$ cat flow/design.v
`timescale 1ns/1ps
module rotation #(
	parameter DSIZE		= 16
)(
	input				clock,
	input				rst_n,
	input [DSIZE-1:0]	idata,
	input [DSIZE-1:0]	comp,
	output[DSIZE-1:0]	odata,
	output				cmp_rel			 
);
reg [DSIZE-1:0]	data_reg;
always@(posedge clock,negedge rst_n)
	if(~rst_n)	data_reg	<= {DSIZE{1'b0}};
	else begin
		if(comp > idata)
				data_reg	<= idata;
		else	data_reg	<= idata - comp;
	end   
reg 			cmp_reg;
always@(posedge clock)
	cmp_reg		<= !(comp > idata);
assign	odata	= data_reg;
assign	cmp_rel	= cmp_reg;
endmodule
`timescale 1ns/1ps
module shift_add #(
	parameter	DSIZE	= 16,
	parameter	SNUM	= 0
)(
	input				clock	,
	input				en		,
	input [DSIZE-1:0]	X       ,
	input [DSIZE-1:0]	Y       ,
	output[DSIZE-1:0]	Z       
);
reg [DSIZE:0]		data;
always@(posedge clock)
	if(en)	data	<= X + (Y>>SNUM);
	else	data	<= X;
assign	Z = data[DSIZE]? {DSIZE{1'b1}} : data[DSIZE-1:0];
endmodule
`timescale 1ns/1ps
module shift_sub #(
	parameter	DSIZE	= 16,
	parameter	SNUM
)(
	input				clock	,
	input				en		,
	input [DSIZE-1:0]	X		,
	input [DSIZE-1:0]	Y		,
	output[DSIZE-1:0]	Z
);
reg [DSIZE:0]	data;
always@(posedge clock)
	if(en)	data	<= X - (Y>>SNUM);
	else	data	<= X;
assign	Z	= data[DSIZE]? {DSIZE{1'b0}} : data[DSIZE-1:0];
endmodule
`timescale 1ns/1ps
module collect_cos #(
	parameter		DSIZE	= 16,
	parameter		SEL		= 16
)(
	input				clock	,
	input				en		,
	input [DSIZE-1:0]	X		,
	output[DSIZE-1:0]	Y
);
localparam		CSIZE	= DSIZE;
localparam		COS_45_000		=  0.7071 * 2**CSIZE,      
                COS_26_565      =  0.8944 * 2**CSIZE,
                COS_14_036      =  0.9701 * 2**CSIZE,
                COS_7_1250      =  0.9923 * 2**CSIZE,
                COS_3_5763      =  0.9981 * 2**CSIZE,
                COS_1_7899      =  0.9995 * 2**CSIZE,
                COS_0_8952      =  0.9999 * 2**CSIZE,
                COS_0_4476      =  1.0000 * 2**CSIZE,
                COS_0_2238      =  1.0000 * 2**CSIZE,
                COS_0_1119      =  1.0000 * 2**CSIZE,
                COS_0_0560      =  1.0000 * 2**CSIZE,
                COS_0_0280      =  1.0000 * 2**CSIZE,
                COS_0_0140      =  1.0000 * 2**CSIZE,
                COS_0_0070      =  1.0000 * 2**CSIZE,
                COS_0_0035      =  1.0000 * 2**CSIZE,
                COS_0_0017      =  1.0000 * 2**CSIZE,
	            COS_0_0009	    =  1.0000 * 2**CSIZE;
wire [CSIZE:0]	cos_cf [16:0]	;
assign	cos_cf[ 0]	= COS_45_000		;
assign	cos_cf[ 1]	= COS_26_565		;
assign	cos_cf[ 2]	= COS_14_036		;
assign	cos_cf[ 3]	= COS_7_1250		;
assign	cos_cf[ 4]	= COS_3_5763		;
assign	cos_cf[ 5]	= COS_1_7899		;
assign	cos_cf[ 6]	= COS_0_8952		;
assign	cos_cf[ 7]	= COS_0_4476		;
assign	cos_cf[ 8]	= COS_0_2238		;
assign	cos_cf[ 9]	= COS_0_1119		;
assign	cos_cf[10]	= COS_0_0560		;
assign	cos_cf[11]	= COS_0_0280		;
assign	cos_cf[12]	= COS_0_0140		;
assign	cos_cf[13]	= COS_0_0070		;
assign	cos_cf[14]	= COS_0_0035		;
assign	cos_cf[15]	= COS_0_0017		;
assign	cos_cf[16]	= COS_0_0009		;
localparam [4:0]	SM = (SEL > 16)? 16 : SEL; 
reg [DSIZE+CSIZE-1:0]		mul_data;
always@(posedge clock)
	case(SM)
	5'd0	: mul_data	<= en? X * cos_cf[ 0]	: X << CSIZE ;
	5'd1    : mul_data	<= en? X * cos_cf[ 1]   : X << CSIZE ;
    5'd2    : mul_data	<= en? X * cos_cf[ 2]   : X << CSIZE ;
    5'd3    : mul_data	<= en? X * cos_cf[ 3]   : X << CSIZE ;
    5'd4    : mul_data	<= en? X * cos_cf[ 4]   : X << CSIZE ;
    5'd5    : mul_data	<= en? X * cos_cf[ 5]   : X << CSIZE ;
    5'd6    : mul_data	<= en? X * cos_cf[ 6]   : X << CSIZE ;
    5'd7    : mul_data	<= en? X * cos_cf[ 7]   : X << CSIZE ;
    5'd8    : mul_data	<= en? X * cos_cf[ 8]   : X << CSIZE ;
    5'd9    : mul_data	<= en? X * cos_cf[ 9]   : X << CSIZE ;
    5'd10   : mul_data	<= en? X * cos_cf[10]   : X << CSIZE ;
    5'd11   : mul_data	<= en? X * cos_cf[11]   : X << CSIZE ;
    5'd12   : mul_data	<= en? X * cos_cf[12]   : X << CSIZE ;
    5'd13   : mul_data	<= en? X * cos_cf[13]   : X << CSIZE ;
    5'd14   : mul_data	<= en? X * cos_cf[14]   : X << CSIZE ;
	5'd15   : mul_data	<= en? X * cos_cf[15]   : X << CSIZE ;
	5'd16   : mul_data	<= en? X * cos_cf[16]   : X << CSIZE ;  
	default : mul_data	<= X << DSIZE;
	endcase
assign	Y = mul_data[CSIZE+DSIZE-1-:DSIZE];
endmodule
`timescale 1ns/1ps
module sin_cos #(
	parameter	ASIZE	=	16,
	parameter	DSIZE	= 	16,
	parameter	RNUM	= 	16
)(
	input				clock 	,
	input [ASIZE-1:0]	angle   ,
	output[DSIZE-1:0]	cos		,
	output[DSIZE-1:0]	sin		
);
localparam	RSIZE	= (RNUM > 16)? 16 : RNUM;
localparam		Angle_45		= 45*2**     (1*ASIZE)	/90,			 
				Angle_26		= 26.5651*2**(1*ASIZE)	/90,       
				Angle_14		= 14.0362*2**(1*ASIZE)	/90,       
				Angle_7			= 7.1250*2** (1*ASIZE)	/90,        
				Angle_3			= 3.5763*2** (1*ASIZE)	/90,        
				Angle_1_7899	= 1.7899*2** (1*ASIZE)	/90,        
				Angle_0_8952	= 0.8952*2** (1*ASIZE)	/90,        
				Angle_0_4476	= 0.4476*2** (1*ASIZE)	/90,        
				Angle_0_2238	= 0.2238*2** (1*ASIZE)	/90,        
				Angle_0_1119	= 0.1119*2** (1*ASIZE)	/90,
				Angle_0_0560	= 0.0560*2** (1*ASIZE)	/90,
				Angle_0_0280	= 0.0280*2** (1*ASIZE)	/90,    	
                Angle_0_0140    = 0.0140*2** (1*ASIZE)	/90,
                Angle_0_0070    = 0.0070*2** (1*ASIZE)	/90,
                Angle_0_0035    = 0.0035*2** (1*ASIZE)	/90,
                Angle_0_0017    = 0.0017*2** (1*ASIZE)	/90,
                Angle_0_0009    = 0.0009*2** (1*ASIZE)	/90;
wire [ASIZE-1:0]	ANGLE [16:0];
assign	ANGLE [ 0]	= Angle_45				;    
assign	ANGLE [ 1]	= Angle_26	            ;
assign	ANGLE [ 2]	= Angle_14	            ;
assign	ANGLE [ 3]	= Angle_7		        ;
assign	ANGLE [ 4]	= Angle_3		        ;
assign	ANGLE [ 5]	= Angle_1_7899          ;
assign	ANGLE [ 6]	= Angle_0_8952          ;
assign	ANGLE [ 7]	= Angle_0_4476          ;
assign	ANGLE [ 8]	= Angle_0_2238          ;
assign	ANGLE [ 9]	= Angle_0_1119          ;
assign	ANGLE [10]	= Angle_0_0560          ;
assign	ANGLE [11]	= Angle_0_0280          ;
assign	ANGLE [12]	= Angle_0_0140          ;
assign	ANGLE [13]	= Angle_0_0070          ;
assign	ANGLE [14]	= Angle_0_0035          ;
assign	ANGLE [15]	= Angle_0_0017          ;
assign	ANGLE [16]	= Angle_0_0009          ;
wire[ASIZE-1:0]		angle_value	[RSIZE-1:0];
wire[ASIZE-1:0]		angle_rotate_result [RSIZE-1:0];	 
reg [RSIZE-1:0]		rotation_occure;
wire[RSIZE-1:0]		shift_en;			
assign	angle_value[0] = angle;
genvar II;
generate
for(II=0;II<RSIZE;II=II+1)begin:LOOP_BLOCK
rotation #(
	.DSIZE			(ASIZE)
)rotation_inst(
	.clock			(clock						),
	.rst_n          (1'b1						),
	.idata          (angle_value[II]			),
	.comp           (ANGLE[II]					),
	.odata          (angle_rotate_result[II]	),
	.cmp_rel		(shift_en[II]				)
);
if(II != (RSIZE-1))begin
assign	angle_value[II+1]	= angle_rotate_result[II];
end
end
endgenerate
wire[DSIZE:0]	xcoords_value 	[RSIZE-1:0];
wire[DSIZE:0]	ycoords_value	[RSIZE-1:0];
wire[DSIZE:0]	x_shift_result [RSIZE-1:0];
wire[DSIZE:0]	y_shift_result [RSIZE-1:0];
assign	xcoords_value[0]	= 1'b1<<DSIZE;
assign	ycoords_value[0]	= {DSIZE{1'b0}};
generate
for (II = 0;II<RSIZE;II=II+1)begin:SHIFT_BLOCK
shift_sub #(
	.DSIZE		(DSIZE+1		),
	.SNUM 		(II				)
)shift_sub_inst(
	.clock		(clock					),
	.en			(shift_en[II]           ),
	.X			(xcoords_value[II]          ),
	.Y			(ycoords_value[II]          ),
	.Z      	(x_shift_result[II]   )
);
shift_add #(
	.DSIZE		(DSIZE+1		),
	.SNUM 		(II				)
)shift_add_inst(
	.clock		(clock					),
	.en			(shift_en[II]           ),
	.X			(ycoords_value[II]          ),
	.Y			(xcoords_value[II]          ),
	.Z      	(y_shift_result[II]   )
);
if(II != (RSIZE-1))begin
assign	ycoords_value[II+1] = y_shift_result[II];
assign	xcoords_value[II+1]	= x_shift_result[II];
end
end
endgenerate
wire[DSIZE-1:0]		cos_coeff [RSIZE-1:0];
wire[DSIZE-1:0]		cos_coeff_result [RSIZE-1:0];
assign	cos_coeff[0]	= {DSIZE{1'b1}};
generate
for(II=0;II<RSIZE;II=II+1)begin:COS_COEFF_BLOCK
collect_cos #(
	.DSIZE			(DSIZE		),
	.SEL			(II			)
)collect_cos_inst(
	.clock			(clock					),
	.en				(shift_en[II]           ),
	.X				(cos_coeff[II]          ),
	.Y      		(cos_coeff_result[II]   )
);
if(II != (RSIZE-1))begin
assign	 cos_coeff[II+1] = cos_coeff_result[II];
end
end
endgenerate
reg [DSIZE+DSIZE:0]		X_reg,Y_reg;
always@(posedge clock)begin
	X_reg	<=  cos_coeff_result[RSIZE-1][DSIZE-1:0] *  x_shift_result[RSIZE-1][DSIZE-:(DSIZE+1)]; 
	Y_reg	<=  cos_coeff_result[RSIZE-1][DSIZE-1:0] *  y_shift_result[RSIZE-1][DSIZE-:(DSIZE+1)]; 
end
assign	cos	= X_reg[DSIZE+DSIZE-1-:DSIZE];
assign	sin	= Y_reg[DSIZE+DSIZE-1-:DSIZE];
endmodule
$ cat flow/run.sh
#!/bin/bash
# the make line also repeats each setting of config.mk as NAME=value (left out here)
make -C /OpenROAD-flow-scripts/flow DESIGN_CONFIG=/design/flow/config.mk WORK_HOME=/design/flow/orfs CLKGATE_MAP_FILE= finish
$ cat flow/config.mk
export PLATFORM = sky130hd
export DESIGN_NAME = sin_cos
export DESIGN_NICKNAME = sin_cos
export VERILOG_FILES = /design/flow/design.v
export SDC_FILE = /design/flow/constraint.sdc
export NUM_CORES = 4
export LEC_CHECK = 0
export ABC_AREA = 1
export CAP_MARGIN = 20
export CORE_ASPECT_RATIO = 0.62
export CORE_MARGIN = 2
export CORE_UTILIZATION = 40
export CTS_CLUSTER_DIAMETER = 27
export GPL_ROUTABILITY_DRIVEN = 1
export HOLD_SLACK_MARGIN = -0.01
export SLEW_MARGIN = 40
$ cat flow/constraint.sdc
create_clock -name core_clock -period 6.5 [get_ports {clock}]
set_input_delay 1.3000 -clock core_clock [delete_from_list [all_inputs] [get_ports {clock}]]
set_output_delay 1.3000 -clock core_clock [all_outputs]
set_load 0.01 [all_outputs]
==> results of run 1 <==
cell type report:
type	instances	area, um^2	share of cell area [%]
Clock buffer	224	5170	5.31
Clock inverter	123	1540	1.58
Inverter	2390	8970	9.21
Sequential cell	970	19400	19.9
Tap cell	2856	3570	3.67
Antenna cell	2	5.00	0.00514
Timing Repair Buffer	149	1250	1.28
Multi-Input combinational cell	7689	57400	59.0
layer usage:
metal	vias up	track usage [%]	wire length, um
met5	-	0	13
met4	2	3.37	3050
met3	253	6.87	26200
met2	2496	29.2	88000
met1	33749	37.3	133000
li1	34605	-	-
metrics by stage:
step / std cells / cell area, um^2 / hold WS [ps]
CTS: 14400 / 97400 / 280
detailed placement: 14053 / 90700 / 312
global route: 14401 / 97400 / 308
finish: 14403 / 97400 / 300
global placement: 14053 / 90700 / 310
floorplan: 11221 / 86600 / 310
==> impl_metrics.env, run 1 <==
# implementation run metrics
export IMPL_r2r_start="SHIFT_BLOCK[15].shift_add_inst.data[17]"
export IMPL_rrSetupSlack_ps=320
export IMPL_synth_warnings=354
export IMPL_die_w_um=595
export IMPL_drt_wl_total_mm=251
export IMPL_cap_violations=0
export IMPL_overflow=0
export IMPL_final_fill_count=21394
export IMPL_ys_top_cells_by_area="dfxtp_1, fa_1, ha_1"
export IMPL_min_to="COS_COEFF_BLOCK[7].collect_cos_inst.mul_data[27]"
export IMPL_dp_slack_ps=449
export IMPL_r2r_worst_path_cells=19
export IMPL_critPathArrivalTime_ps=6820
export IMPL_ys_cells=11213
export IMPL_setup_viol=0
export IMPL_path_delay_family="adder cells"
export IMPL_route_vias_total=71105
export IMPL_gr_usage_all_layers_pct=23.0
export IMPL_crit_buf_inv=4
export IMPL_layout_min_cycle_time_ps=6180
export IMPL_top_area_share_pct=22.4
export IMPL_synthTopLogicFamily="adder cells"
export IMPL_postCtsSetupBuffers=0
export IMPL_top_cell="nand2_1"
export IMPL_simple_gate_area_share_pct=22.2
export IMPL_slowest_delay_ps=510
export IMPL_ctsResizeCount=0
export IMPL_async_flop_share_pct=0
export IMPL_viasPerCell=4.94
export IMPL_grt_first_pass_wirelength_mm=398
export IMPL_syn_avg_cell_area_um2=7.72
export IMPL_ys_sh_xor_pct=4.14
export IMPL_r2r_end="Y_reg[22]"
export IMPL_std_cell_rows=134
export IMPL_clockBufferDepth=4
export IMPL_crit_top_cell="fa_1"
export IMPL_ys_sh_adder_pct=34.5
export IMPL_nets=13244
export IMPL_core_util_floorplan_pct=40.2
export IMPL_warnings=81
export IMPL_cpMaxStageDelayCell="fa_1"
export IMPL_syn_inst=11213
export IMPL_rsz0062_at_grt="false"
export IMPL_gp_congestion=0.976
export IMPL_synthMuxAreaShare_pct=0.0260
export IMPL_hpwl_mm=212
export IMPL_period_used_pct=95.1
export IMPL_whs_path_depth=0
export IMPL_critPathRequiredTime_ps=7140
export IMPL_grt_max_degree=48
export IMPL_fin_skew_ps=103
export IMPL_io_pins=49
export IMPL_drt_initial_drc_count=6005
export IMPL_core_mm2=0.215
export IMPL_first_global_vias=70539
export IMPL_die_area_mm2=0.220
export IMPL_min_from="COS_COEFF_BLOCK[6].collect_cos_inst.mul_data[27]"
export IMPL_ctsHoldBuffers=0
export IMPL_ctsHtreeMaxLevel=4
export IMPL_endpoint_kind="register"
export IMPL_synth_flop_count=970
export IMPL_hold_violations=0
export IMPL_max_freq_mhz=162
export IMPL_ys_seq_share_pct=22.4
export IMPL_path_clk_slew_ps=60
export IMPL_top_cells_by_count="nand2_1, inv_1, nor2_1"
export IMPL_antenna_found_initial=12
export IMPL_drcViolationCount=0
export IMPL_port_buffer_count=48
export IMPL_utilization_pct=45.2
export IMPL_clkLatencyLatePin_ps=850
export IMPL_routed_wire_length_per_instance_um=17.4
export IMPL_cts_tree="done"
export IMPL_cp_depth=19
export IMPL_crit_chain="nor2_2 > clkinv_1 > nand2_1 > fa_1 > fa_1 > fa_1 > inv_1 > fa_1 > fa_1 > inv_1 > fa_1 > inv_1 > ha_1 > nand2_1 > o21ai_0 > a21oi_1 > nand3b_1 > nand4_1 > nand2_1"
export IMPL_die_h_um=370
export IMPL_fin_setup_tns_ps=0
export IMPL_drt_first_pass_iters=8
export IMPL_maxSlewHeadroom_pct=42.6
export IMPL_hold_path_class="register to register"
export IMPL_ys_types=66
export IMPL_status="no timing/DRC/antenna violations"
export IMPL_flop_cell="dfxtp_1"
export IMPL_worstSetupEndpoint="Y_reg[22]"
export IMPL_cts_buffers_inserted=192
export IMPL_setup_ws_ps=320
export IMPL_cp_startpoint="SHIFT_BLOCK[15].shift_add_inst.data[17]"
export IMPL_largest_area_cell="dfxtp_1"
export IMPL_cts_root_buf="clkbuf_16"
export IMPL_area_growth_pct=12.4
export IMPL_maxSlewViolCount=0
export IMPL_ys_chip_area_mm2=0.0866
export IMPL_critPathKind="register to register"
export IMPL_compound_area_share_pct=5.40
export IMPL_syn_area_mm2=0.0866
export IMPL_cp_max_fo=9
export IMPL_cts_sinks=970
export IMPL_drtAntennaViolNets=0
export IMPL_critPathLaunchType="register"
export IMPL_edf_count=0
export IMPL_worst_pin_slew_ps=858
==> inputs of run 2 (changes only) <==
ABC_AREA = not set   (was 1)
CAP_MARGIN = 0   (was 20)
CORE_ASPECT_RATIO = not set   (was 0.62)
CORE_UTILIZATION = 72   (was 40)
CTS_CLUSTER_DIAMETER = 103   (was 27)
GPL_ROUTABILITY_DRIVEN = not set   (was 1)
HOLD_SLACK_MARGIN = not set   (was -0.01)
PLACE_DENSITY = 0.39   (was not set)
SETUP_SLACK_MARGIN = 0.73   (was not set)
SLEW_MARGIN = 20   (was 40)
clock period = 4.94 ns   (was 6.5 ns; I/O delays follow)
==> run 2 against run 1 <==
Effect of this change:
- critical path type unchanged
- register-to-register slack got worse by 1500 ps
- area after synthesis fell by 8.6%
- flip-flop count did not move
- highest routed layer unchanged
- the layout now fails its checks (setup timing)
- via count is 14% lower
- count of clock-buffer cells in the layout decreased by 92
- global-route usage rose by 12 points
- final cell count is 26% lower
- critical path depth grew 5
- synthesized cell count fell by 25%
==> impl_metrics.env, run 2 <==
# implementation run metrics
export IMPL_status="complete, but fails checks"
export IMPL_check_faults="setup timing"
export IMPL_whs_path_depth=0
export IMPL_ys_seq_share_pct=24.5
export IMPL_stdcell_count=10636
export IMPL_ys_types=99
export IMPL_critPathRequiredTime_ps=5520
export IMPL_ys_chip_area_mm2=0.0791
export IMPL_fin_skew_ps=79.1
export IMPL_flop_cell="dfxtp_1"
export IMPL_drtAntennaViolNets=0
export IMPL_max_freq_mhz=164
export IMPL_dp_cells=10331
export IMPL_simple_gate_area_share_pct=14.0
export IMPL_top_cell="inv_1"
export IMPL_warnings=86
export IMPL_edf_count=0
export IMPL_io_pins=49
export IMPL_die_area_mm2=0.113
export IMPL_endpoint_kind="register"
export IMPL_crit_top_cell="fa_1"
export IMPL_routed_wire_length_per_instance_um=19.0
export IMPL_cts_tree="done"
export IMPL_r2r_start="SHIFT_BLOCK[15].shift_add_inst.data[17]"
export IMPL_core_mm2=0.109
export IMPL_cts_buffers_inserted=100
export IMPL_top_cells_by_count="inv_1, dfxtp_1, fa_1"
export IMPL_hpwl_mm=149
export IMPL_die_h_um=336
export IMPL_viasPerCell=5.74
export IMPL_core_util_floorplan_pct=72.6
export IMPL_ys_cells=8368
export IMPL_compound_area_share_pct=8.84
export IMPL_drt_initial_drc_count=4258
export IMPL_cts_root_buf="clkbuf_16"
export IMPL_fin_setup_tns_ps=-70280
export IMPL_cp_max_fo=7
export IMPL_synth_flop_count=970
export IMPL_synthTopLogicFamily="adder cells"
export IMPL_syn_area_mm2=0.0791
export IMPL_cp_depth=24
export IMPL_cpMaxStageDelayCell="fa_1"
export IMPL_critPathArrivalTime_ps=6680
export IMPL_gr_usage_all_layers_pct=35.1
export IMPL_r2r_worst_path_cells=24
export IMPL_path_clk_slew_ps=70
export IMPL_crit_chain="buf_6 > or2_4 > and2_4 > fa_1 > inv_2 > fa_2 > fa_1 > inv_2 > fa_1 > fa_1 > inv_2 > fa_1 > inv_2 > ha_4 > buf_4 > a21oi_1 > o21ai_0 > a21oi_2 > nand4_1 > nand2_2 > buf_6 > o21ai_4 > a211oi_1 > nor2_1"
export IMPL_port_buffer_count=48
export IMPL_critPathLaunchType="register"
export IMPL_area_growth_pct=18.2
export IMPL_rrSetupSlack_ps=-1170
export IMPL_std_cell_rows=121
export IMPL_min_from="COS_COEFF_BLOCK[8].collect_cos_inst.mul_data[17]"
export IMPL_drt_first_pass_iters=6
export IMPL_maxSlewViolCount=0
export IMPL_antenna_found_initial=6
export IMPL_path_delay_family="adder cells"
export IMPL_top_area_share_pct=24.5
export IMPL_worstSetupEndpoint="Y_reg[26]"
export IMPL_cts_sinks=970
export IMPL_hold_violations=0
export IMPL_min_to="COS_COEFF_BLOCK[9].collect_cos_inst.mul_data[17]"
export IMPL_whs_ps=287
export IMPL_rsz0062_at_grt="true"
export IMPL_r2r_end="Y_reg[26]"
export IMPL_gp_congestion=0.948
export IMPL_first_global_vias=64734
export IMPL_synth_warnings=354
export IMPL_nets=10990
export IMPL_largest_area_cell="dfxtp_1"
export IMPL_critPathKind="register to register"
export IMPL_clkLatencyLatePin_ps=740
export IMPL_ys_top_cells_by_area="dfxtp_1, fa_1, ha_1"
export IMPL_cap_violations=0
export IMPL_setup_viol=107
export IMPL_ys_sh_xor_pct=5.49
export IMPL_maxSlewHeadroom_pct=34.3
export IMPL_ctsHtreeMaxLevel=3
export IMPL_cp_startpoint="SHIFT_BLOCK[15].shift_add_inst.data[17]"
export IMPL_syn_avg_cell_area_um2=9.46
export IMPL_setup_ws_ps=-1170
export IMPL_crit_buf_inv=7
export IMPL_ys_sh_adder_pct=37.7
export IMPL_period_used_pct=124
export IMPL_ctsHoldBuffers=0
export IMPL_overflow=0
export IMPL_grt_first_pass_wirelength_mm=319
export IMPL_clockBufferDepth=3
export IMPL_die_w_um=336
export IMPL_synthMuxAreaShare_pct=1.70
export IMPL_hold_path_class="register to register"
export IMPL_route_vias_total=61054
export IMPL_drt_wl_total_mm=202
export IMPL_slowest_delay_ps=550
export IMPL_drcViolationCount=0
export IMPL_syn_inst=8368
export IMPL_layout_min_cycle_time_ps=6110
export IMPL_async_flop_share_pct=0
export IMPL_grt_max_degree=43
export IMPL_worst_pin_slew_ps=983
## run 2: metrics by stage
stage	setup WS [ps]	util (%)	instance area [um^2]
6_report	-1170	85.8	93500
5_1_grt	-1370	85.8	93500
4_1_cts	-1030	84.6	92200
3_5_place_dp	-1210	79.8	87000
3_3_place_gp	-1080	79.8	87000
2_1_floorplan	-1070	-	80300
## run 2: area by class of cell
type	count	area, um^2
Sequential cell	970	19500
Clock buffer	132	2850
Antenna cell	1	2.50
Clock inverter	53	724
Timing Repair Buffer	869	7210
Inverter	1400	5280
Fill cell	5914	15500
Tap cell	1414	1770
Multi-Input combinational cell	5797	56200
## run 2: what timing repair did
action,4_1_cts,5_1_grt
pin swaps,135,121
cloned,4,1
resized,249,187
setup endpoints to repair,112,112
buffers inserted,59,55
## run 2: metal layers
layer | up-vias | track usage (%) | part of all wire [%]
met3 | 661 | 5.19 | 5.8
met5 | - | 0 | 0.032
met2 | 2154 | 62.6 | 50
met1 | 29847 | 42.2 | 39
li1 | 28382 | - | -
met4 | 10 | 15.3 | 5.0
==> inputs of run 3 (changes only) <==
CAP_MARGIN = 40   (was 0)
CELL_PAD_IN_SITES_DETAIL_PLACEMENT = 1   (was not set)
CORE_MARGIN = 9   (was 2)
CORE_UTILIZATION = 54   (was 72)
CTS_CLUSTER_DIAMETER = not set   (was 103)
CTS_CLUSTER_SIZE = 62   (was not set)
GPL_ROUTABILITY_DRIVEN = 0   (was not set)
PLACE_DENSITY = not set   (was 0.39)
PLACE_DENSITY_LB_ADDON = 0.1   (was not set)
SETUP_SLACK_MARGIN = 1.94   (was 0.73)
SLEW_MARGIN = 40   (was 20)
TNS_END_PERCENT = 5   (was not set)
clock period = 8.55 ns   (was 4.94 ns; I/O delays follow)
==> run 3 against run 2 <==
Effect of this change:
- non-clock buffer count is 762 lower
- critical path depth is 4 lower
- first-iteration DRC count is 46% lower
- critical path type unchanged
- critical endpoint is now COS_COEFF_BLOCK[6].collect_cos_inst.mul_data[28]
- count of clock-buffer cells in the layout is 1 lower
- synthesized cell count stayed put
- area after synthesis stayed put
- highest routed layer is now met4
- now clean on timing, DRC and antenna
==> impl_metrics.env, run 3 <==
# implementation run metrics
export IMPL_core_util_floorplan_pct=54.4
export IMPL_fin_skew_ps=43.2
export IMPL_utilization_pct=58.9
export IMPL_r2r_start="COS_COEFF_BLOCK[5].collect_cos_inst.mul_data[21]"
export IMPL_cap_violations=0
export IMPL_drtAntennaViolNets=0
export IMPL_path_clk_slew_ps=60
export IMPL_ys_types=99
export IMPL_die_area_mm2=0.161
export IMPL_period_used_pct=77.2
export IMPL_ys_cells=8368
export IMPL_endpoint_kind="register"
export IMPL_die_w_um=401
export IMPL_hold_violations=0
export IMPL_cp_startpoint="COS_COEFF_BLOCK[5].collect_cos_inst.mul_data[21]"
export IMPL_cp_max_fo=4
export IMPL_status="no timing/DRC/antenna violations"
export IMPL_critPathKind="register to register"
export IMPL_ys_sh_xor_pct=5.49
export IMPL_std_cell_rows=140
export IMPL_port_buffer_count=48
export IMPL_warnings=83
export IMPL_clkLatencyLatePin_ps=770
export IMPL_crit_chain="inv_1 > fa_1 > inv_1 > fa_1 > inv_1 > fa_1 > inv_1 > fa_1 > fa_1 > inv_1 > fa_1 > inv_1 > ha_1 > o21a_1 > a221oi_2 > o21ai_1 > a221o_1 > a21oi_1 > xnor2_1 > mux2_2"
export IMPL_layout_min_cycle_time_ps=6600
export IMPL_r2r_worst_path_cells=20
export IMPL_fin_setup_tns_ps=0
export IMPL_largest_area_cell="dfxtp_1"
export IMPL_cts_root_buf="clkbuf_16"
export IMPL_io_pins=49
export IMPL_route_vias_total=57337
export IMPL_overflow=0
export IMPL_syn_inst=8368
export IMPL_maxSlewViolCount=0
export IMPL_maxSlewHeadroom_pct=41.0
export IMPL_worstSetupEndpoint="COS_COEFF_BLOCK[6].collect_cos_inst.mul_data[28]"
export IMPL_critPathArrivalTime_ps=7220
export IMPL_nets=10233
export IMPL_gr_usage_all_layers_pct=25.4
export IMPL_core_mm2=0.146
export IMPL_whs_ps=286
export IMPL_routed_wire_length_per_instance_um=19.8
export IMPL_cts_sinks=970
export IMPL_ctsHtreeMaxLevel=3
export IMPL_whs_path_depth=0
export IMPL_grt_first_pass_wirelength_mm=337
export IMPL_synth_flop_count=970
export IMPL_cpMaxStageDelayCell="fa_1"
export IMPL_flop_cell="dfxtp_1"
export IMPL_dp_slack_ps=1300
export IMPL_slowest_delay_ps=730
export IMPL_critPathLaunchType="register"
export IMPL_top_cells_by_count="inv_1, dfxtp_1, fa_1"
export IMPL_rsz0062_at_grt="true"
export IMPL_synthTopLogicFamily="adder cells"
export IMPL_die_h_um=401
export IMPL_r2r_end="COS_COEFF_BLOCK[6].collect_cos_inst.mul_data[28]"
export IMPL_drcViolationCount=0
export IMPL_drt_wl_total_mm=206
export IMPL_worst_pin_slew_ps=874
export IMPL_hpwl_mm=164
export IMPL_area_growth_pct=8.41
export IMPL_critPathRequiredTime_ps=9170
export IMPL_synth_warnings=354
export IMPL_min_from="COS_COEFF_BLOCK[10].collect_cos_inst.mul_data[17]"
export IMPL_synthMuxAreaShare_pct=1.70
export IMPL_max_freq_mhz=151
export IMPL_cts_buffers_inserted=108
export IMPL_compound_area_share_pct=8.84
export IMPL_cp_depth=20
export IMPL_ys_sh_adder_pct=37.7
export IMPL_drt_first_pass_iters=7
export IMPL_grt_max_degree=59
export IMPL_drt_initial_drc_count=2302
export IMPL_final_fill_count=16279
export IMPL_rrSetupSlack_ps=1950
export IMPL_simple_gate_area_share_pct=14.0
export IMPL_async_flop_share_pct=0
export IMPL_crit_buf_inv=6
export IMPL_setup_ws_ps=1950
export IMPL_ys_seq_share_pct=24.5
export IMPL_antenna_found_initial=1
export IMPL_viasPerCell=5.52
export IMPL_ys_chip_area_mm2=0.0791
export IMPL_first_global_vias=65479
export IMPL_top_cell="inv_1"
export IMPL_path_delay_family="adder cells"
export IMPL_cts_tree="done"
export IMPL_clockBufferDepth=3
export IMPL_ys_top_cells_by_area="dfxtp_1, fa_1, ha_1"
export IMPL_setup_viol=0
export IMPL_syn_area_mm2=0.0791
export IMPL_min_to="COS_COEFF_BLOCK[11].collect_cos_inst.mul_data[17]"
export IMPL_syn_avg_cell_area_um2=9.46
export IMPL_top_area_share_pct=24.5
export IMPL_edf_count=0
export IMPL_ctsHoldBuffers=0
export IMPL_hold_path_class="register to register"
-- run 3: routing by layer --
metal / global-route usage, % / vias up / part of all wire [%]
met5: 0 / - / 0
met4: 9.73 / 0 / 4.0
met3: 2.84 / 467 / 2.9
met2: 47.7 / 979 / 52
met1: 29.5 / 29019 / 41
li1: - / 26872 / -
-- run 3: layout make-up --
| cell class | instances | area [um^2] | area share (%) |
|---|---|---|---|
| clock buffers | 131 | 2930 | 3.42 |
| repair buffers | 107 | 931 | 1.08 |
| clock inverters | 71 | 950 | 1.11 |
| flip-flops and latches | 970 | 19500 | 22.7 |
| well taps | 1917 | 2400 | 2.80 |
| inverters | 1400 | 5260 | 6.13 |
| multi-input cells | 5794 | 53900 | 62.8 |
| diodes | 1 | 2.50 | 0.00292 |
-- run 3: through the flow --
step	area (um^2)	std cells
2_1_floorplan	79200	8376
3_3_place_gp	81600	10179
3_5_place_dp	81600	10179
4_1_cts	85600	10381
5_1_grt	85800	10390
6_report	85800	10391
-- run 3: timing repair --
item	4_1_cts	5_1_grt
buffers inserted	0	7
pin swaps	0	6
gates cloned	0	1
endpoints found under the setup margin	32	47
gates resized	32	23
==> inputs of run 4 (changes only) <==
CAP_MARGIN = 5   (was 40)
CELL_PAD_IN_SITES_GLOBAL_PLACEMENT = 2   (was not set)
CORE_ASPECT_RATIO = 0.57   (was not set)
CORE_UTILIZATION = 30   (was 54)
CTS_CLUSTER_SIZE = 89   (was 62)
GPL_TIMING_DRIVEN = 0   (was not set)
PLACE_DENSITY_LB_ADDON = not set   (was 0.1)
SETUP_SLACK_MARGIN = not set   (was 1.94)
SLEW_MARGIN = 10   (was 40)
TNS_END_PERCENT = 35   (was 5)
==> run 4 against run 3 <==
Effect of this change:
- die size up 76%
- via count down 1.5%
- flip-flop count unchanged
- first-iteration DRC count grew 43%
- cell area up 2.1%
- highest routed layer is now met5
- final cell count rose by 17%
- critical endpoint is now X_reg[20]
- sequential share of layout area decreased by 0.52 points
- synthesized cell count is the same
==> impl_metrics.env, run 4 <==
# implementation run metrics
export IMPL_status="no timing/DRC/antenna violations"
export IMPL_drtAntennaViolNets=0
export IMPL_cts_tree="done"
export IMPL_overflow=0
export IMPL_min_to="COS_COEFF_BLOCK[14].collect_cos_inst.mul_data[24]"
export IMPL_routed_wire_length_per_instance_um=20.0
export IMPL_syn_area_mm2=0.0791
export IMPL_min_from="COS_COEFF_BLOCK[13].collect_cos_inst.mul_data[24]"
export IMPL_synthTopLogicFamily="adder cells"
export IMPL_postCtsSetupBuffers=0
export IMPL_synth_flop_count=970
export IMPL_crit_top_cell="fa_1"
export IMPL_fin_skew_ps=67.5
export IMPL_cts_root_buf="clkbuf_16"
export IMPL_worst_pin_slew_ps=1320
export IMPL_use_met3_pct=3.50
export IMPL_hold_violations=0
export IMPL_area_growth_pct=10.7
export IMPL_synth_warnings=354
export IMPL_grt_first_pass_wirelength_mm=379
export IMPL_setup_viol=0
export IMPL_crit_buf_inv=6
export IMPL_cap_violations=0
export IMPL_first_global_vias=60731
export IMPL_critPathKind="register to register"
export IMPL_layout_min_cycle_time_ps=8250
export IMPL_warnings=81
export IMPL_grt_use_met1_pct=28.5
export IMPL_die_w_um=698
export IMPL_dp_slack_ps=-809
export IMPL_syn_avg_cell_area_um2=9.46
export IMPL_route_vias_total=56486
export IMPL_cp_depth=22
export IMPL_ys_top_cells_by_area="dfxtp_1, fa_1, ha_1"
export IMPL_max_freq_mhz=121
export IMPL_r2r_start="SHIFT_BLOCK[15].shift_sub_inst.data[17]"
export IMPL_ys_chip_area_mm2=0.0791
export IMPL_maxSlewHeadroom_pct=11.9
export IMPL_met2_usage_pct=22.5
export IMPL_critPathArrivalTime_ps=8760
export IMPL_slowest_delay_ps=1030
export IMPL_drt_initial_drc_count=3288
export IMPL_core_mm2=0.261
export IMPL_flop_cell="dfxtp_1"
export IMPL_syn_inst=8368
export IMPL_drt_first_pass_iters=5
export IMPL_cpMaxStageDelayCell="nor2b_1"
export IMPL_std_cell_rows=141
export IMPL_rrSetupSlack_ps=300
export IMPL_setup_ws_ps=301
export IMPL_cp_max_fo=10
export IMPL_clockBufferDepth=3
export IMPL_drt_wl_total_mm=242
export IMPL_ys_sh_adder_pct=37.7
export IMPL_ys_seq_share_pct=24.5
export IMPL_hpwl_mm=207
export IMPL_compound_area_share_pct=8.84
export IMPL_largest_area_cell="dfxtp_1"
export IMPL_fin_area_mm2=0.0876
export IMPL_nets=10369
export IMPL_gr_usage_all_layers_pct=17.2
export IMPL_ys_cells=8368
export IMPL_edf_count=0
export IMPL_die_h_um=406
export IMPL_cp_startpoint="SHIFT_BLOCK[15].shift_sub_inst.data[17]"
export IMPL_clkLatencyLatePin_ps=740
export IMPL_hold_path_class="register to register"
export IMPL_critPathLaunchType="register"
export IMPL_r2r_worst_path_cells=22
export IMPL_placed_area_mm2=0.0840
export IMPL_whs_path_depth=0
export IMPL_crit_chain="nor2b_1 > clkbuf_1 > nand2_1 > fa_1 > inv_1 > fa_1 > inv_1 > fa_1 > inv_1 > fa_1 > fa_1 > inv_1 > fa_1 > inv_1 > ha_1 > o21a_1 > a21oi_1 > o211a_1 > a221oi_1 > o21a_1 > nor2_1 > xnor2_1"
export IMPL_ys_sh_xor_pct=5.49
export IMPL_synthMuxAreaShare_pct=1.70
export IMPL_die_area_mm2=0.283
export IMPL_critPathRequiredTime_ps=9060
export IMPL_port_buffer_count=48
export IMPL_top_cells_by_count="inv_1, dfxtp_1, fa_1"
export IMPL_endpoint_kind="register"
export IMPL_top_area_share_pct=24.5
export IMPL_ctsHtreeMaxLevel=3
export IMPL_viasPerCell=4.66
export IMPL_async_flop_share_pct=0
export IMPL_simple_gate_area_share_pct=14.0
export IMPL_cts_sinks=970
export IMPL_antenna_found_initial=23
export IMPL_whs_ps=316
export IMPL_grt_max_degree=17
export IMPL_top_cell="inv_1"
export IMPL_ys_types=99
export IMPL_rsz0062_at_grt="false"
export IMPL_maxSlewViolCount=0
export IMPL_path_delay_family="adder cells"
export IMPL_cts_buffers_inserted=99
export IMPL_io_pins=49
export IMPL_drcViolationCount=0
export IMPL_period_used_pct=96.5
export IMPL_r2r_end="X_reg[20]"
export IMPL_worstSetupEndpoint="X_reg[20]"
export IMPL_grt_busiest_layer="met1"
export IMPL_core_util_floorplan_pct=30.4
export IMPL_path_clk_slew_ps=80
[run 4: routing by layer]
metal | share of wire [%] | wire length (um) | vias to the layer above
li1 | - | - | 27169
met1 | 57 | 139000 | 28263
met2 | 36 | 87600 | 884
met3 | 5.5 | 13400 | 166
met4 | 1.1 | 2670 | 4
met5 | 0.035 | 86 | -
[run 4: cell type report]
| class | instances | area (um^2) |
|---|---|---|
| inverter | 1400 | 5260 |
| buffer | 205 | 823 |
| sequential | 970 | 19400 |
| clock inverter | 55 | 763 |
| tap | 3503 | 4380 |
| clock buffer | 130 | 2760 |
| multi-input combinational | 5793 | 53700 |
| timing repair buffer | 48 | 480 |
| antenna | 9 | 22.5 |
| fill | 29959 | 173000 |
[run 4: stage by stage]
step                      utilization [%]  TNS (ps)  std cells
final                                33.6         0      12113
after global routing                 33.6         0      12105
after CTS                            33.6         0      12111
after detailed placement             32.2     -4730      11927
after global placement               32.2     -3910      11927
after floorplan                         -         0       8376
[run 4: repair_timing]
| action | 4_1_cts | 5_1_grt |
|---|---|---|
| resized | 18 | 48 |
| hold buffers | 0 | 0 |
| hold endpoints to repair | 0 | 0 |
| setup endpoints to repair | 16 | 17 |
==> inputs of run 5 (changes only) <==
ABC_AREA = 1   (was not set)
CAP_MARGIN = 20   (was 5)
CELL_PAD_IN_SITES_DETAIL_PLACEMENT = not set   (was 1)
CELL_PAD_IN_SITES_GLOBAL_PLACEMENT = not set   (was 2)
CORE_ASPECT_RATIO = not set   (was 0.57)
CORE_MARGIN = 2   (was 9)
CORE_UTILIZATION = 72   (was 30)
CTS_CLUSTER_DIAMETER = 211   (was not set)
CTS_CLUSTER_SIZE = not set   (was 89)
GPL_ROUTABILITY_DRIVEN = not set   (was 0)
GPL_TIMING_DRIVEN = not set   (was 0)
PLACE_DENSITY_LB_ADDON = 0.05   (was not set)
SETUP_SLACK_MARGIN = 0.43   (was not set)
SLEW_MARGIN = 5   (was 10)
TNS_END_PERCENT = not set   (was 35)
clock period = 5.55 ns   (was 8.55 ns; I/O delays follow)
==> run 5 against run 4 <==
Effect of this change:
- the layout now fails its checks (setup timing)
- non-clock buffer count increased by 217
- sequential share of layout area decreased by 2.3 points
- synthesized cell count increased by 34%
- cell area increased by 12%
- count of clock-buffer cells in the layout increased by 12
- first-iteration DRC count increased by 130%
- worst hold slack improved by 1.8 ps
- critical path type unchanged
- register-to-register slack got worse by 470 ps
- fmax increased by 44%
- critical endpoint unchanged
==> impl_metrics.env, run 5 <==
# implementation run metrics
export IMPL_drt_first_pass_iters=9
export IMPL_ys_sh_xor_pct=4.14
export IMPL_whs_path_depth=0
export IMPL_fin_setup_tns_ps=-306
export IMPL_overflow=0
export IMPL_grt_first_pass_wirelength_mm=388
export IMPL_cts_root_buf="clkbuf_16"
export IMPL_ys_top_cells_by_area="dfxtp_1, fa_1, ha_1"
export IMPL_crit_buf_inv=7
export IMPL_routed_wire_length_per_instance_um=18.7
export IMPL_met2_usage_pct=68.0
export IMPL_flop_area_mm2=0.0195
export IMPL_syn_inst=11213
export IMPL_critPathLaunchType="register"
export IMPL_critPathRequiredTime_ps=6160
export IMPL_die_w_um=351
export IMPL_slowest_delay_ps=680
export IMPL_rsz0062_at_grt="true"
export IMPL_top_cells_by_count="nand2_1, inv_1, nor2_1"
export IMPL_dp_slack_ps=-91.4
export IMPL_endpoint_kind="register"
export IMPL_async_flop_share_pct=0
export IMPL_maxSlewViolCount=0
export IMPL_hold_violations=0
export IMPL_whs_ps=318
export IMPL_use_met3_pct=7.25
export IMPL_cp_max_fo=6
export IMPL_fin_skew_ps=78.2
export IMPL_area_growth_pct=13.3
export IMPL_r2r_worst_path_cells=22
export IMPL_critPathKind="register to register"
export IMPL_first_global_vias=76799
export IMPL_clkLatencyLatePin_ps=770
export IMPL_die_area_mm2=0.123
export IMPL_min_to="COS_COEFF_BLOCK[15].collect_cos_inst.mul_data[31]"
export IMPL_ctsHtreeMaxLevel=3
export IMPL_ys_types=66
export IMPL_nets=13477
export IMPL_setup_viol=2
export IMPL_die_h_um=351
export IMPL_cpMaxStageDelayCell="o21ai_0"
export IMPL_final_fill_count=7501
export IMPL_r2r_start="SHIFT_BLOCK[15].shift_sub_inst.data[17]"
export IMPL_simple_gate_area_share_pct=22.2
export IMPL_cap_violations=0
export IMPL_syn_area_mm2=0.0866
export IMPL_max_freq_mhz=175
export IMPL_syn_avg_cell_area_um2=7.72
export IMPL_gp_congestion=1.02
export IMPL_core_util_floorplan_pct=72.4
export IMPL_period_used_pct=103
export IMPL_check_faults="setup timing"
export IMPL_grt_max_degree=49
export IMPL_synthTopLogicFamily="adder cells"
export IMPL_largest_area_cell="dfxtp_1"
export IMPL_clockBufferDepth=3
export IMPL_io_pins=49
export IMPL_path_clk_slew_ps=70
export IMPL_route_vias_total=75702
export IMPL_port_buffer_count=48
export IMPL_status="complete, but fails checks"
export IMPL_drtAntennaViolNets=0
export IMPL_viasPerCell=5.68
export IMPL_maxSlewHeadroom_pct=37.3
export IMPL_grt_use_met1_pct=47.4
export IMPL_top_cell="nand2_1"
export IMPL_rrSetupSlack_ps=-170
export IMPL_diodes=0
export IMPL_synth_warnings=354
export IMPL_ys_chip_area_mm2=0.0866
export IMPL_drcViolationCount=0
export IMPL_cts_tree="done"
export IMPL_edf_count=0
export IMPL_synth_flop_count=970
export IMPL_flop_cell="dfxtp_1"
export IMPL_placed_area_mm2=0.0908
export IMPL_worst_pin_slew_ps=939
export IMPL_cp_startpoint="SHIFT_BLOCK[15].shift_sub_inst.data[17]"
export IMPL_r2r_end="X_reg[20]"
export IMPL_layout_min_cycle_time_ps=5720
export IMPL_grt_busiest_layer="met2"
export IMPL_ctsHoldBuffers=0
export IMPL_synthMuxAreaShare_pct=0.0260
export IMPL_critPathArrivalTime_ps=6330
export IMPL_compound_area_share_pct=5.40
export IMPL_cp_depth=22
export IMPL_top_area_share_pct=22.4
export IMPL_std_cell_rows=127
export IMPL_fin_area_mm2=0.0981
export IMPL_drt_wl_total_mm=249
export IMPL_core_mm2=0.120
export IMPL_ys_cells=11213
export IMPL_gr_usage_all_layers_pct=39.7
export IMPL_setup_ws_ps=-170
export IMPL_antenna_found_initial=5
export IMPL_warnings=84
export IMPL_crit_chain="inv_4 > buf_4 > nand2_1 > inv_2 > buf_4 > nand2_1 > fa_1 > fa_1 > inv_1 > ha_1 > inv_1 > fa_1 > inv_1 > ha_1 > fa_1 > ha_1 > nand2_1 > o21ai_0 > nand2_1 > nand3_4 > a21oi_2 > xor2_1"
export IMPL_path_delay_family="adder cells"
export IMPL_worstSetupEndpoint="X_reg[20]"
export IMPL_ys_seq_share_pct=22.4
export IMPL_ys_sh_adder_pct=34.5
export IMPL_hold_path_class="register to register"
export IMPL_hpwl_mm=191
export IMPL_drt_initial_drc_count=7518
export IMPL_min_from="COS_COEFF_BLOCK[14].collect_cos_inst.mul_data[31]"
export IMPL_cts_sinks=970
export IMPL_comb_area_mm2=0.0600
export IMPL_cts_buffers_inserted=102
-- run 5: final cells by class --
cell class                 count  area share, %
clock inverter                43          0.532
timing repair buffer         470           4.14
inverter                    2390           9.22
timing repair inverter         2         0.0127
tap                         1612           2.05
sequential                   970           19.9
multi-input combinational   7689           61.2
clock buffer                 142           2.98
-- run 5: stage by stage --
stage / util [%] / cells
after floorplan: - / 11221
final: 82.0 / 13318
after detailed placement: 75.9 / 12989
after global placement: 75.9 / 12989
after CTS: 80.5 / 13262
after global routing: 82.0 / 13318
-- run 5: routing by layer --
layer	share of wire [%]	vias up
li1	-	35009
met1	37	35627
met2	48	3901
met3	8.2	1157
met4	6.8	8
met5	0.018	-
-- run 5: timing repair --
item,CTS,global route
gates resized,414,386
buffers inserted,86,53
setup endpoints to repair,93,109
pin swaps,156,161
cloned,2,2
==> inputs of run 6 (changes only) <==
ABC_AREA = not set   (was 1)
CELL_PAD_IN_SITES_GLOBAL_PLACEMENT = 1   (was not set)
CORE_MARGIN = 9   (was 2)
CORE_UTILIZATION = 40   (was 72)
CTS_CLUSTER_DIAMETER = 295   (was 211)
GPL_ROUTABILITY_DRIVEN = 0   (was not set)
GPL_TIMING_DRIVEN = 1   (was not set)
PLACE_DENSITY_LB_ADDON = 0.25   (was 0.05)
SETUP_SLACK_MARGIN = not set   (was 0.43)
SLEW_MARGIN = 20   (was 5)
TNS_END_PERCENT = 65   (was not set)
clock period = 3.75 ns   (was 5.55 ns; I/O delays follow)
==> run 6 against run 5 <==
Effect of this change:
- still fails the layout checks on setup timing
- die size up 74%
- routed wire length down 25%
- first-iteration DRC count down 67%
- final cell count down 10%
- area after synthesis down 8.6%
- non-clock buffer count up 508
- flip-flop count unchanged
- sequential share of layout area up 0.50 points
- clock skew down 1.5 ps
==> impl_metrics.env, run 6 <==
# implementation run metrics
export IMPL_routed_wire_length_per_instance_um=15.6
export IMPL_cts_root_buf="clkbuf_16"
export IMPL_compound_area_share_pct=8.84
export IMPL_worstSetupEndpoint="Y_reg[28]"
export IMPL_nets=11109
export IMPL_max_freq_mhz=164
export IMPL_simple_gate_area_share_pct=14.0
export IMPL_area_growth_pct=20.9
export IMPL_drtAntennaViolNets=0
export IMPL_grt_first_pass_wirelength_mm=310
export IMPL_hpwl_mm=156
export IMPL_cap_violations=0
export IMPL_ys_sh_adder_pct=37.7
export IMPL_cts_tree="done"
export IMPL_final_fill_count=18427
export IMPL_path_clk_slew_ps=60
export IMPL_grt_max_degree=47
export IMPL_r2r_start="SHIFT_BLOCK[15].shift_add_inst.data[17]"
export IMPL_whs_ps=288
export IMPL_dp_cells=11695
export IMPL_ys_chip_area_mm2=0.0791
export IMPL_critPathKind="register to register"
export IMPL_gr_usage_all_layers_pct=17.3
export IMPL_hold_violations=0
export IMPL_setup_ws_ps=-2360
export IMPL_ctsHtreeMaxLevel=3
export IMPL_die_w_um=463
export IMPL_cp_max_fo=9
export IMPL_route_vias_total=57352
export IMPL_path_delay_family="adder cells"
export IMPL_fin_setup_tns_ps=-191380
export IMPL_crit_buf_inv=6
export IMPL_async_flop_share_pct=0
export IMPL_worst_pin_slew_ps=787
export IMPL_hold_path_class="register to register"
export IMPL_drcViolationCount=0
export IMPL_synthMuxAreaShare_pct=1.70
export IMPL_whs_path_depth=0
export IMPL_critPathLaunchType="register"
export IMPL_core_util_floorplan_pct=40.4
export IMPL_r2r_worst_path_cells=22
export IMPL_rrSetupSlack_ps=-2360
export IMPL_crit_top_cell="fa_1"
export IMPL_maxSlewViolCount=0
export IMPL_cpMaxStageDelayCell="fa_1"
export IMPL_use_met3_pct=1.72
export IMPL_r2r_end="Y_reg[28]"
export IMPL_diodes=0
export IMPL_clkLatencyLatePin_ps=760
export IMPL_antenna_found_initial=1
export IMPL_stdcell_count=11969
export IMPL_viasPerCell=4.79
export IMPL_layout_min_cycle_time_ps=6110
export IMPL_dp_slack_ps=-2540
export IMPL_met2_usage_pct=30.7
export IMPL_die_area_mm2=0.214
export IMPL_ys_types=99
export IMPL_cts_sinks=970
export IMPL_cp_startpoint="SHIFT_BLOCK[15].shift_add_inst.data[17]"
export IMPL_edf_count=0
export IMPL_flop_area_mm2=0.0195
export IMPL_grt_use_met1_pct=22.6
export IMPL_check_faults="setup timing"
export IMPL_syn_inst=8368
export IMPL_critPathArrivalTime_ps=6710
export IMPL_std_cell_rows=162
export IMPL_ys_cells=8368
export IMPL_die_h_um=463
export IMPL_clockBufferDepth=3
export IMPL_drt_initial_drc_count=2485
export IMPL_ys_top_cells_by_area="dfxtp_1, fa_1, ha_1"
export IMPL_port_buffer_count=48
export IMPL_syn_area_mm2=0.0791
export IMPL_status="complete, but fails checks"
export IMPL_rsz0062_at_grt="true"
export IMPL_endpoint_kind="register"
export IMPL_maxSlewHeadroom_pct=47.3
export IMPL_slowest_delay_ps=580
export IMPL_min_to="COS_COEFF_BLOCK[12].collect_cos_inst.mul_data[18]"
export IMPL_overflow=0
export IMPL_ys_seq_share_pct=24.5
export IMPL_min_from="COS_COEFF_BLOCK[11].collect_cos_inst.mul_data[18]"
export IMPL_fin_skew_ps=76.7
export IMPL_top_cell="inv_1"
export IMPL_top_area_share_pct=24.5
export IMPL_flop_cell="dfxtp_1"
export IMPL_io_pins=49
export IMPL_core_mm2=0.196
export IMPL_period_used_pct=163
export IMPL_ctsHoldBuffers=0
export IMPL_top_cells_by_count="inv_1, dfxtp_1, fa_1"
export IMPL_first_global_vias=60524
export IMPL_crit_chain="buf_12 > or2_4 > buf_6 > and2_4 > fa_1 > fa_1 > fa_1 > fa_1 > fa_1 > inv_2 > fa_1 > inv_2 > ha_4 > nor2_4 > nor2b_2 > o21ai_2 > or4b_4 > a31oi_1 > buf_4 > o21ai_2 > buf_4 > xor2_1"
export IMPL_warnings=84
export IMPL_utilization_pct=48.8
export IMPL_cp_depth=22
export IMPL_cts_buffers_inserted=110
export IMPL_comb_area_mm2=0.0558
export IMPL_synth_warnings=354
export IMPL_synth_flop_count=970
export IMPL_setup_viol=112
export IMPL_grt_busiest_layer="met2"
export IMPL_ys_sh_xor_pct=5.49
export IMPL_drt_wl_total_mm=187
export IMPL_synthTopLogicFamily="adder cells"
export IMPL_critPathRequiredTime_ps=4350
export IMPL_syn_avg_cell_area_um2=9.46
export IMPL_drt_first_pass_iters=6
export IMPL_largest_area_cell="dfxtp_1"
## run 6: final cells by class
class                           count  area share [%]
Clock inverter                     66           0.982
Inverter                         1400            5.52
Multi-Input combinational cell   5797            58.3
Clock buffer                      134            3.14
Tap cell                         2624            3.43
Sequential cell                   970            20.4
Timing Repair Buffer              978            8.23
## run 6: through the flow
step | instance area, um^2
3_5_place_dp | 89500
5_1_grt | 95600
2_1_floorplan | 80200
6_report | 95600
4_1_cts | 94800
3_3_place_gp | 89500
## run 6: what timing repair did
| item | in CTS | in global routing |
|---|---|---|
| endpoints found under the setup margin | 112 | 113 |
| setup buffers | 51 | 27 |
| resized | 235 | 151 |
| gates cloned | 3 | 1 |
| pin swaps | 181 | 148 |
## run 6: layer usage
layer  up-vias  share of wire [%]
li1      28643                  -
met4         0                2.4
met1     27760                 46
met5         -                  0
met2       718                 49
met3       231                2.8
==> inputs of run 7 (changes only) <==
ABC_AREA = 1   (was not set)
CAP_MARGIN = 0   (was 20)
CELL_PAD_IN_SITES_GLOBAL_PLACEMENT = not set   (was 1)
CORE_MARGIN = 2   (was 9)
CORE_UTILIZATION = 72   (was 40)
CTS_CLUSTER_DIAMETER = 106   (was 295)
GPL_ROUTABILITY_DRIVEN = not set   (was 0)
GPL_TIMING_DRIVEN = not set   (was 1)
HOLD_SLACK_MARGIN = -0.07   (was not set)
PLACE_DENSITY_LB_ADDON = not set   (was 0.25)
SETUP_SLACK_MARGIN = 0.87   (was not set)
TNS_END_PERCENT = not set   (was 65)
clock period = 5.54 ns   (was 3.75 ns; I/O delays follow)
==> run 7 against run 6 <==
Effect of this change:
- now clean on timing, DRC and antenna
- cell area up 4.2%
- clock skew is 6.3 ps lower
- highest routed layer unchanged
- critical endpoint is now Y_reg[21]
- setup slack improved by 2500 ps
==> impl_metrics.env, run 7 <==
# implementation run metrics
export IMPL_diodes=0
export IMPL_core_mm2=0.120
export IMPL_fin_area_mm2=0.0996
export IMPL_drt_first_pass_iters=10
export IMPL_overflow=0
export IMPL_gr_usage_all_layers_pct=39.2
export IMPL_status="no timing/DRC/antenna violations"
export IMPL_path_delay_family="adder cells"
export IMPL_endpoint_kind="register"
export IMPL_crit_buf_inv=7
export IMPL_fin_skew_ps=70.4
export IMPL_core_util_floorplan_pct=72.4
export IMPL_period_used_pct=98.2
export IMPL_min_to="COS_COEFF_BLOCK[8].collect_cos_inst.mul_data[20]"
export IMPL_ys_sh_adder_pct=34.5
export IMPL_top_cells_by_count="nand2_1, inv_1, nor2_1"
export IMPL_maxSlewViolCount=0
export IMPL_clockBufferDepth=3
export IMPL_largest_area_cell="dfxtp_1"
export IMPL_crit_chain="clkbuf_16 > nor2_4 > buf_4 > nor2_1 > fa_1 > inv_2 > fa_1 > fa_2 > inv_2 > fa_2 > fa_1 > inv_1 > fa_1 > inv_2 > ha_4 > nand2_4 > nor2_4 > inv_4 > nor2_2 > nand4_1 > nand3_1 > xor2_1"
export IMPL_ys_sh_xor_pct=4.14
export IMPL_io_pins=49
export IMPL_edf_count=0
export IMPL_drtAntennaViolNets=0
export IMPL_rsz0062_at_grt="true"
export IMPL_routed_wire_length_per_instance_um=18.6
export IMPL_drt_initial_drc_count=7077
export IMPL_synth_warnings=354
export IMPL_flop_cell="dfxtp_1"
export IMPL_ys_top_cells_by_area="dfxtp_1, fa_1, ha_1"
export IMPL_die_w_um=351
export IMPL_top_area_share_pct=22.4
export IMPL_rrSetupSlack_ps=100
export IMPL_whs_path_depth=0
export IMPL_cp_startpoint="SHIFT_BLOCK[15].shift_add_inst.data[17]"
export IMPL_r2r_worst_path_cells=22
export IMPL_drcViolationCount=0
export IMPL_route_vias_total=75883
export IMPL_synth_flop_count=970
export IMPL_ctsHtreeMaxLevel=3
export IMPL_worstSetupEndpoint="Y_reg[21]"
export IMPL_cts_tree="done"
export IMPL_cts_root_buf="clkbuf_16"
export IMPL_antenna_found_initial=1
export IMPL_crit_top_cell="fa_1"
export IMPL_first_global_vias=78143
export IMPL_cts_buffers_inserted=101
export IMPL_fin_setup_tns_ps=0
export IMPL_nets=13440
export IMPL_syn_inst=11213
export IMPL_maxSlewHeadroom_pct=24.9
export IMPL_critPathLaunchType="register"
export IMPL_stdcell_count=13278
export IMPL_setup_viol=0
export IMPL_critPathArrivalTime_ps=6060
export IMPL_comb_area_mm2=0.0615
export IMPL_hold_violations=0
export IMPL_max_freq_mhz=184
export IMPL_whs_ps=300
export IMPL_cap_violations=0
export IMPL_gp_congestion=0.980
export IMPL_cpMaxStageDelayCell="fa_2"
export IMPL_r2r_start="SHIFT_BLOCK[15].shift_add_inst.data[17]"
export IMPL_grt_max_degree=49
export IMPL_cts_sinks=970
export IMPL_hpwl_mm=181
export IMPL_ys_cells=11213
export IMPL_synthMuxAreaShare_pct=0.0260
export IMPL_std_cell_rows=127
export IMPL_r2r_end="Y_reg[21]"
export IMPL_syn_avg_cell_area_um2=7.72
export IMPL_synthTopLogicFamily="adder cells"
export IMPL_async_flop_share_pct=0
export IMPL_ys_chip_area_mm2=0.0866
export IMPL_critPathKind="register to register"
export IMPL_compound_area_share_pct=5.40
export IMPL_top_cell="nand2_1"
export IMPL_ys_seq_share_pct=22.4
export IMPL_worst_pin_slew_ps=1120
export IMPL_min_from="COS_COEFF_BLOCK[7].collect_cos_inst.mul_data[20]"
export IMPL_placed_area_mm2=0.0906
export IMPL_final_fill_count=7206
export IMPL_simple_gate_area_share_pct=22.2
export IMPL_warnings=87
export IMPL_setup_ws_ps=99.7
export IMPL_cp_max_fo=4
export IMPL_dp_cells=12845
export IMPL_flop_area_mm2=0.0196
export IMPL_hold_path_class="register to register"
export IMPL_layout_min_cycle_time_ps=5440
export IMPL_die_h_um=351
export IMPL_area_growth_pct=15.0
export IMPL_viasPerCell=5.71
export IMPL_drt_wl_total_mm=246
export IMPL_slowest_delay_ps=560
export IMPL_cp_depth=22
export IMPL_utilization_pct=83.3
export IMPL_grt_first_pass_wirelength_mm=385
export IMPL_die_area_mm2=0.123
export IMPL_clkLatencyLatePin_ps=750
export IMPL_critPathRequiredTime_ps=6160
export IMPL_path_clk_slew_ps=70
export IMPL_port_buffer_count=48
export IMPL_ctsHoldBuffers=0
export IMPL_dp_slack_ps=79.4
export IMPL_syn_area_mm2=0.0866
export IMPL_ys_types=66
[run 7: routing by layer]
metal	up-vias	track usage [%]	share of wire [%]
met3	1225	6.75	8.0
met4	0	23.7	7.1
met5	-	0	0
met1	35926	44.9	36
li1	34948	-	-
met2	3784	68.5	48
[run 7: cell type report]
class | instances | area share [%]
timing repair buffer | 434 | 3.97
clock buffer | 140 | 2.87
tap | 1612 | 2.02
clock inverter | 41 | 0.525
inverter | 2390 | 9.21
sequential | 970 | 19.7
timing repair inverter | 2 | 0.0213
multi-input combinational | 7689 | 61.7
[run 7: timing repair]
| item | 4_1_cts | 5_1_grt |
|---|---|---|
| gates resized | 693 | 380 |
| setup buffers | 193 | 53 |
| gates cloned | 2 | 4 |
| pin swaps | 343 | 216 |
| setup endpoints to repair | 109 | 111 |
